==> v11 <==
==> flow/design.v <==
`default_nettype none
module cordic
( input  var [15:0] i_qph  
, output var [15:0] o_sin  
);
logic [15:0] i_x;
logic [15:0] i_y;
always_comb i_x = i_qph[15] ? 16'h0000 : 16'hDBD9;
always_comb i_y = i_qph[15] ? 16'hDBD9 : 16'h0000;
logic [22:0] cordic_angle [0:18];
always_comb cordic_angle[ 0] = 23'h25C80A;  
always_comb cordic_angle[ 1] = 23'h13F670;  
always_comb cordic_angle[ 2] = 23'h0A2223;  
always_comb cordic_angle[ 3] = 23'h05161A;  
always_comb cordic_angle[ 4] = 23'h028BAF;  
always_comb cordic_angle[ 5] = 23'h0145EC;  
always_comb cordic_angle[ 6] = 23'h00A2F8;  
always_comb cordic_angle[ 7] = 23'h00517C;  
always_comb cordic_angle[ 8] = 23'h0028BE;  
always_comb cordic_angle[ 9] = 23'h00145F;  
always_comb cordic_angle[10] = 23'h000A2F;  
always_comb cordic_angle[11] = 23'h000517;  
always_comb cordic_angle[12] = 23'h00028B;  
always_comb cordic_angle[13] = 23'h000145;  
always_comb cordic_angle[14] = 23'h0000A2;  
always_comb cordic_angle[15] = 23'h000051;  
always_comb cordic_angle[16] = 23'h000028;  
always_comb cordic_angle[17] = 23'h000014;  
always_comb cordic_angle[18] = 23'h00000A;  
/*verilator lint_off UNOPTFLAT*/
logic [18:0] x [0:19];
logic [18:0] y [0:19];
logic [22:0] p [0:19];
/*verilator lint_on UNOPTFLAT*/
always_comb x[0] = {1'b0, i_x, {2{1'b0}}};
always_comb y[0] = {1'b0, i_y, {2{1'b0}}};
always_comb p[0] = {i_qph, {7{1'b0}}};
/*verilator lint_off ALWCOMBORDER*/
for (genvar i = 0; i < 19; i = i + 1) begin: l_cordic_steps
  always_comb
    if (p[i][22]) begin
      x[i+1] = x[i] + (y[i] >>> (i+1));
      y[i+1] = y[i] - (x[i] >>> (i+1));
      p[i+1] = p[i] + cordic_angle[i];
    end else begin
      x[i+1] = x[i] - (y[i] >>> (i+1));
      y[i+1] = y[i] + (x[i] >>> (i+1));
      p[i+1] = p[i] - cordic_angle[i];
    end
end
/*verilator lint_on ALWCOMBORDER*/
always_comb
  if (i_qph > 16'd65508)   o_sin = 16'hFFFE;
  else if (i_qph < 16'd32) o_sin = i_qph + (i_qph >> 1);
  else                     o_sin = y[19][17:2];
endmodule
`default_nettype none
module saw2sin
( input  var        i_clk
, input  var [15:0] i_saw
, output var [15:0] o_sin
);
logic invert;
always_comb invert = i_saw[15];
logic reverse;
always_comb reverse = i_saw[14];
logic [15:0] qsaw;
always_comb qsaw = reverse
  ? {~i_saw[13:0], 2'b11}  
  : {i_saw[13:0], 2'b01};  
logic [15:0] qsin;
cordic cordic
( .i_qph (qsaw)
, .o_sin (qsin)
);
logic [16:0] sin;
always_ff @(posedge i_clk) sin <= reverse
  ? (invert ? ~{1'b1, qsin[15:0]}           
            : {1'b1, qsin[15:0]} + 17'd1)   
  : (invert ? ~{1'b1, qsin[15:0]} + 17'd2   
            : {1'b1, qsin[15:0]} + 17'd0);  
always_comb o_sin = sin[16:1];
endmodule
==> flow/run.sh <==
#!/bin/bash
# the make line also repeats each setting of config.mk as NAME=value (left out here)
make -C /OpenROAD-flow-scripts/flow DESIGN_CONFIG=/design/flow/config.mk WORK_HOME=/design/flow/orfs CLKGATE_MAP_FILE= finish
==> flow/config.mk <==
export PLATFORM = sky130hd
export DESIGN_NAME = saw2sin
export DESIGN_NICKNAME = saw2sin
export VERILOG_FILES = /design/flow/design.v
export SDC_FILE = /design/flow/constraint.sdc
export NUM_CORES = 4
export LEC_CHECK = 0
export ABC_AREA = 1
export CAP_MARGIN = 40
export CORE_MARGIN = 2
export CORE_UTILIZATION = 72
export CTS_CLUSTER_DIAMETER = 400
export CTS_CLUSTER_SIZE = 99
export MAX_ROUTING_LAYER = met4
export PLACE_DENSITY_LB_ADDON = 0.02
export SLEW_MARGIN = 20
export TNS_END_PERCENT = 10
==> flow/constraint.sdc <==
create_clock -name core_clock -period 38.2 [get_ports {i_clk}]
set_input_delay 7.6400 -clock core_clock [delete_from_list [all_inputs] [get_ports {i_clk}]]
set_output_delay 7.6400 -clock core_clock [all_outputs]
set_load 0.01 [all_outputs]
==> inputs of v28, as changes to v11 <==
Settings changed: ABC_AREA 1 to default, CAP_MARGIN 40 to 20, CORE_UTILIZATION 72 to 40, CTS_CLUSTER_DIAMETER 400 to default, CTS_CLUSTER_SIZE 99 to 13, HOLD_SLACK_MARGIN from default to 0.04, MAX_ROUTING_LAYER met4 to default, PLACE_DENSITY_LB_ADDON 0.02 to 0.17, TNS_END_PERCENT 10 to default.
==> flow/constraint.sdc (replaced) <==
create_clock -name core_clock -period 95.9 [get_ports {i_clk}]
set_input_delay 19.1800 -clock core_clock [delete_from_list [all_inputs] [get_ports {i_clk}]]
set_output_delay 19.1800 -clock core_clock [all_outputs]
set_load 0.01 [all_outputs]
==> summary of the runs <==
- v28 ran to the end with no violations. v11 aborted during 3_5_place_dp (DPL-0038).
- Against v28, the die size of v11 is lower by 44%.
- Between v11 and v28, the lower synthesized area is in v28 (gap 0.65%, measured against v28).
- Of v11 and v28, v11 has the higher synthesized cell count (gap about 12%, measured against v28).
==> figures <==
| item | v28 | v11 |
|---|---|---|
| Die Span Y | 336 um | 252 um |
| Area of the chip | 113,000 um^2 | 63,700 um^2 |
| Status | complete, no violations | did not finish |
| Stage where the flow stopped | - | 3_5_place_dp |
| Routability congestion estimate from global placement | 0.907 | 1.04 |
| Number of distinct library cells after synthesis | 126 | 77 |
| Number of standard-cell rows in the floorplan | 121 | 91 |
| Synthesized-area fraction occupied by adder cells | 28.2% | 27.9% |
| # Cells Yosys | 6,061 | 6,789 |
| Synthesized-area fraction occupied by and/or/nand/nor cells | 15.8% | 23.2% |
| XOR/XNOR Area Share | 19.2% | 18.2% |
| Most popular library cell in the synthesized design by count | ha_1 | inv_1 |
| Width of the die | 336 um | 252 um |
| Area share of the largest cell type after synthesis | 26.4% | 26.3% |
| Average cell area after synthesis | 7.28 um^2 | 6.54 um^2 |
| Mux cell area share | 0.760% | 0% |
| Fraction of the yosys area taken by sequential cells | 0.726% | 0.721% |
| Net count after synthesis | 7,046 | 7,774 |
| Netlist area before placement | 44,100 um^2 | 44,400 um^2 |
| Fraction of the mapped netlist area in compound gates | 29.1% | 19.0% |
| Floorplan core density | 40.4% | 72.4% |

---

==> inputs of run a <==
// saw2sin: RTL as listed in full above, without the edits since
clock: 49.9 ns
lec_check: 0
abc_area: 1
cap_margin: 5
core_margin: 2
core_utilization: 72
cts_cluster_diameter: 380
cts_cluster_size: 34
max_routing_layer: met4
slew_margin: 20
tns_end_percent: 5
run.sh (not shown) runs the stock make flow with config.mk's settings and CLKGATE_MAP_FILE=.
==> inputs of run b, as changes to run a <==
- ABC_AREA: 1 -> unset
- CAP_MARGIN: 5 -> 20
- CORE_UTILIZATION: 72 -> 57
- CTS_CLUSTER_DIAMETER: 380 -> unset
- CTS_CLUSTER_SIZE: 34 -> unset
- MAX_ROUTING_LAYER: met4 -> unset
- TNS_END_PERCENT: 5 -> unset
==> flow/constraint.sdc (replaced) <==
create_clock -name core_clock -period 57.4 [get_ports {i_clk}]
set_input_delay 11.4800 -clock core_clock [delete_from_list [all_inputs] [get_ports {i_clk}]]
set_output_delay 11.4800 -clock core_clock [all_outputs]
set_load 0.01 [all_outputs]
==> inputs of run c, as changes to run a <==
- ABC_AREA: 1 -> unset
- CAP_MARGIN: 5 -> 20
- CORE_ASPECT_RATIO: unset -> 1.21
- CORE_MARGIN: 2 -> 7
- CTS_CLUSTER_DIAMETER: 380 -> 330
- CTS_CLUSTER_SIZE: 34 -> 95
- MAX_ROUTING_LAYER: met4 -> unset
- PLACE_DENSITY: unset -> 0.79
==> flow/constraint.sdc (replaced) <==
create_clock -name core_clock -period 70.0 [get_ports {i_clk}]
set_input_delay 14.0000 -clock core_clock [delete_from_list [all_inputs] [get_ports {i_clk}]]
set_output_delay 14.0000 -clock core_clock [all_outputs]
set_load 0.01 [all_outputs]
==> comparison table <==
Outcome: run c complete, no violations; run b stopped before the end; run a stopped before the end
Failing step: run c -; run b global routing (5_1_grt); run a detailed placement (3_5_place_dp)
Overall die height: run c 286 um; run b 282 um; run a 252 um
Floorplan die area: run c 68500 um^2; run b 79700 um^2; run a 63700 um^2
Cell Type Count: run c 126; run b 126; run a 77
Hold-fix buffer count after cts: run c 0; run b 0; run a -
Placed instance count: run c 6898; run b 9443; run a -
Placed wire-length estimate: run c 101000 um; run b 130000 um; run a -
Post-Syn Instances: run c 6061; run b 6061; run a 6789
Adder and majority cell fraction of the synthesized area: run c 28.2%; run b 28.2%; run a 27.9%
Setup bufs post-CTS: run c 6; run b 480; run a -
Horizontal extent of the die: run c 239 um; run b 282 um; run a 252 um
Post-synthesis simple-gate area fraction: run c 15.8%; run b 15.8%; run a 23.2%
Ys cells: run c 6061; run b 6061; run a 6789
Xor/xnor share of the synthesized area: run c 19.2%; run b 19.2%; run a 18.2%
Placed inst area: run c 45700 um^2; run b 64700 um^2; run a -
Compound-gate portion of the synthesized area: run c 29.1%; run b 29.1%; run a 19.0%
Yosys stat area: run c 44100 um^2; run b 44100 um^2; run a 44400 um^2
GPL Wtd Cong: run c 1.02; run b 1.01; run a 1.05
Maximum root-to-sink buffer count: run c 2; run b 2; run a -
Clock root buffer: run c clkbuf_16; run b clkbuf_16; run a -

---

==> raven: inputs <==
Starts from the design.v that is shown in full above.
clock: 57.4 ns
lec_check: 0
cap_margin: 20
core_margin: 2
core_utilization: 57
slew_margin: 20
tns_end_percent: 5
==> yarrow (differences from raven) <==
CORE_UTILIZATION = 72   (was 57)
CTS_CLUSTER_DIAMETER = 353   (was unset)
CTS_CLUSTER_SIZE = 79   (was unset)
MAX_ROUTING_LAYER = met4   (was unset)
==> flow/constraint.sdc (replaced) <==
create_clock -name core_clock -period 62.6 [get_ports {i_clk}]
set_input_delay 12.5200 -clock core_clock [delete_from_list [all_inputs] [get_ports {i_clk}]]
set_output_delay 12.5200 -clock core_clock [all_outputs]
set_load 0.01 [all_outputs]
==> juniper (differences from raven) <==
ABC_AREA = 1   (was unset)
CAP_MARGIN = 15   (was 20)
CORE_UTILIZATION = 72   (was 57)
CTS_CLUSTER_SIZE = 99   (was unset)
TNS_END_PERCENT = 10   (was 5)
==> flow/constraint.sdc (replaced) <==
create_clock -name core_clock -period 38.2 [get_ports {i_clk}]
set_input_delay 7.6400 -clock core_clock [delete_from_list [all_inputs] [get_ports {i_clk}]]
set_output_delay 7.6400 -clock core_clock [all_outputs]
set_load 0.01 [all_outputs]
==> notes <==
juniper aborted during detailed placement (3_5_place_dp). raven finished but fails on negative setup slack. yarrow aborted during global routing (5_1_grt) with GRT-0232.
The highest die area belongs to raven, the lowest to yarrow.
Synthesized area: yarrow is smaller than juniper (0.65%).
Against juniper, the synthesized cell count of yarrow is lower by 11%.

---

==> 02-04 <==
RTL: the design.v shown in full above, as it stands there.
export LEC_CHECK = 0
export ABC_AREA = 0
export CAP_MARGIN = 10
export CELL_PAD_IN_SITES_DETAIL_PLACEMENT = 0
export CORE_MARGIN = 2
export CORE_UTILIZATION = 72
export GPL_ROUTABILITY_DRIVEN = 1
export GPL_TIMING_DRIVEN = 1
export PLACE_DENSITY_LB_ADDON = 0.13
export SETUP_SLACK_MARGIN = -1.61
export SLEW_MARGIN = 20
create_clock -name core_clock -period 28.8 [get_ports {i_clk}]
==> inputs of 09-28, as changes to 02-04 <==
- ABC_AREA: 0 -> 1
- CTS_CLUSTER_DIAMETER: unset -> 359
- CTS_CLUSTER_SIZE: unset -> 85
- GPL_ROUTABILITY_DRIVEN: 1 -> 0
- MAX_ROUTING_LAYER: unset -> met4
- PLACE_DENSITY: unset -> 0.64
- PLACE_DENSITY_LB_ADDON: 0.13 -> unset
- SETUP_SLACK_MARGIN: -1.61 -> 2.98
- TNS_END_PERCENT: unset -> 45
==> flow/constraint.sdc (replaced) <==
create_clock -name core_clock -period 55.5 [get_ports {i_clk}]
set_input_delay 11.1000 -clock core_clock [delete_from_list [all_inputs] [get_ports {i_clk}]]
set_output_delay 11.1000 -clock core_clock [all_outputs]
set_load 0.01 [all_outputs]
==> inputs of 01-22, as changes to 02-04 <==
- CELL_PAD_IN_SITES_DETAIL_PLACEMENT: 0 -> 2
- CELL_PAD_IN_SITES_GLOBAL_PLACEMENT: unset -> 1
- CORE_ASPECT_RATIO: unset -> 0.83
- CORE_UTILIZATION: 72 -> 28
- CTS_CLUSTER_SIZE: unset -> 60
- PLACE_DENSITY: unset -> 0.83
- PLACE_DENSITY_LB_ADDON: 0.13 -> unset
- SETUP_SLACK_MARGIN: -1.61 -> 2.98
==> flow/constraint.sdc (replaced) <==
create_clock -name core_clock -period 55.4 [get_ports {i_clk}]
set_input_delay 11.0800 -clock core_clock [delete_from_list [all_inputs] [get_ports {i_clk}]]
set_output_delay 11.0800 -clock core_clock [all_outputs]
set_load 0.01 [all_outputs]
==> notes <==
Against 09-28, the synthesized area of 02-04 is smaller by about 0.65%. Between 09-28 and 02-04, the lower synthesized cell count is in 02-04 (gap about 12%, measured against 02-04). 09-28 failed in global routing. 01-22 died in clock tree synthesis. 02-04 ended with an error in detailed placement, error DPL-0038. Against 09-28, the die area of 02-04 is lower by 0.64%.
==> figures <==
metric	09-28	02-04	01-22
Vertical extent of the die	252 um	252 um	366 um
Area share of and-or/or-and cells after synthesis	0.190	0.291	0.291
Synthesis area per yosys	44,400 um^2	44,100 um^2	44,100 um^2
Ys cells	6,789	6,061	6,061
Post-synthesis simple-gate area fraction	0.232	0.158	0.158
GP Congestion	-	1.08	0.954
Post-Place Worst Slack	-2.56 ns	-	-27.71 ns
Run status	aborted with a tool error	aborted with a tool error	aborted with a tool error
Stage where the flow stopped	global routing	detailed placement	clock tree synthesis
Final HPWL from detailed placement	101,000 um	-	432,000 um
Dpl cell area	47,800 um^2	-	66,700 um^2
Starting density of the core	0.724	0.730	0.282
Most popular library cell in the synthesized design by count	inv_1	ha_1	ha_1
Area fraction in full adders, half adders and majority gates	0.279	0.282	0.282
Std-Cell Core Area	61,400 um^2	60,500 um^2	156,000 um^2
Horizontal extent of the die	252 um	252 um	440 um
Sequential-to-total area share from yosys stat	0.00721	0.00726	0.00726

---

==> try-garnet <==
// saw2sin: RTL as listed in full above, without the edits since
clock: 19.9 ns
lec_check: 0
abc_area: 1
cap_margin: 20
core_aspect_ratio: 1.33
core_margin: 2
core_utilization: 72
cts_cluster_diameter: 312
cts_cluster_size: 92
slew_margin: 20
==> try-ember (differences from try-garnet) <==
Settings changed: ABC_AREA 1 to default, CORE_ASPECT_RATIO 1.33 to default, CORE_UTILIZATION 72 to 40, CTS_CLUSTER_DIAMETER 312 to default, CTS_CLUSTER_SIZE 92 to default, MIN_ROUTING_LAYER from default to met2.
==> flow/constraint.sdc (replaced) <==
create_clock -name core_clock -period 63.8 [get_ports {i_clk}]
set_input_delay 12.7600 -clock core_clock [delete_from_list [all_inputs] [get_ports {i_clk}]]
set_output_delay 12.7600 -clock core_clock [all_outputs]
set_load 0.01 [all_outputs]
==> try-onyx (differences from try-garnet) <==
Settings changed: ABC_AREA 1 to default, CORE_ASPECT_RATIO 1.33 to default, CORE_UTILIZATION 72 to 65, CTS_CLUSTER_DIAMETER 312 to default, CTS_CLUSTER_SIZE 92 to default.
==> flow/constraint.sdc (replaced) <==
create_clock -name core_clock -period 67.6 [get_ports {i_clk}]
set_input_delay 13.5200 -clock core_clock [delete_from_list [all_inputs] [get_ports {i_clk}]]
set_output_delay 13.5200 -clock core_clock [all_outputs]
set_load 0.01 [all_outputs]
==> qor summary <==
item                                                                            try-garnet              try-ember               try-onyx
Grt met2 use                                                                             -                  45.0%                  58.5%
Clk root buf                                                                             -              clkbuf_16              clkbuf_16
Routed wire length                                                                       -              149000 um              125000 um
Multi-input gate share of the layout cell area                                           -                  73.4%                  87.0%
Placed wire-length estimate after detailed placement                                     -              120000 um              102000 um
Worst slew margin relative to its limit                                                  -                  35.3%                  37.8%
GR met3 Demand/Resource                                                                  -                  51.6%                  1.37%
Critical Setup Path Class                                                                -  input pin to register  input pin to register
Final ANT Viol Nets                                                                      -                      0                      0
Share of the synthesized area in the top cell type                                   26.3%                  26.4%                  26.4%
Top routing layer in use                                                                 -                   met5                   met4
Setup crit start                                                                         -              i_saw[10]              i_saw[12]
Mi-comb count                                                                            -                   5354                   5354
Outcome                                                          aborted with a tool error  timing/DRC/antenna clean  timing/DRC/antenna clean
Stage where the flow stopped                             detailed placement (3_5_place_dp)                      -                      -
Starting Density                                                                     72.4%                  40.4%                  65.7%
Number of iterations in the first detailed-routing pass                                  -                     13                      6
Number of global-route vias before repair                                                -                  69600                  40300
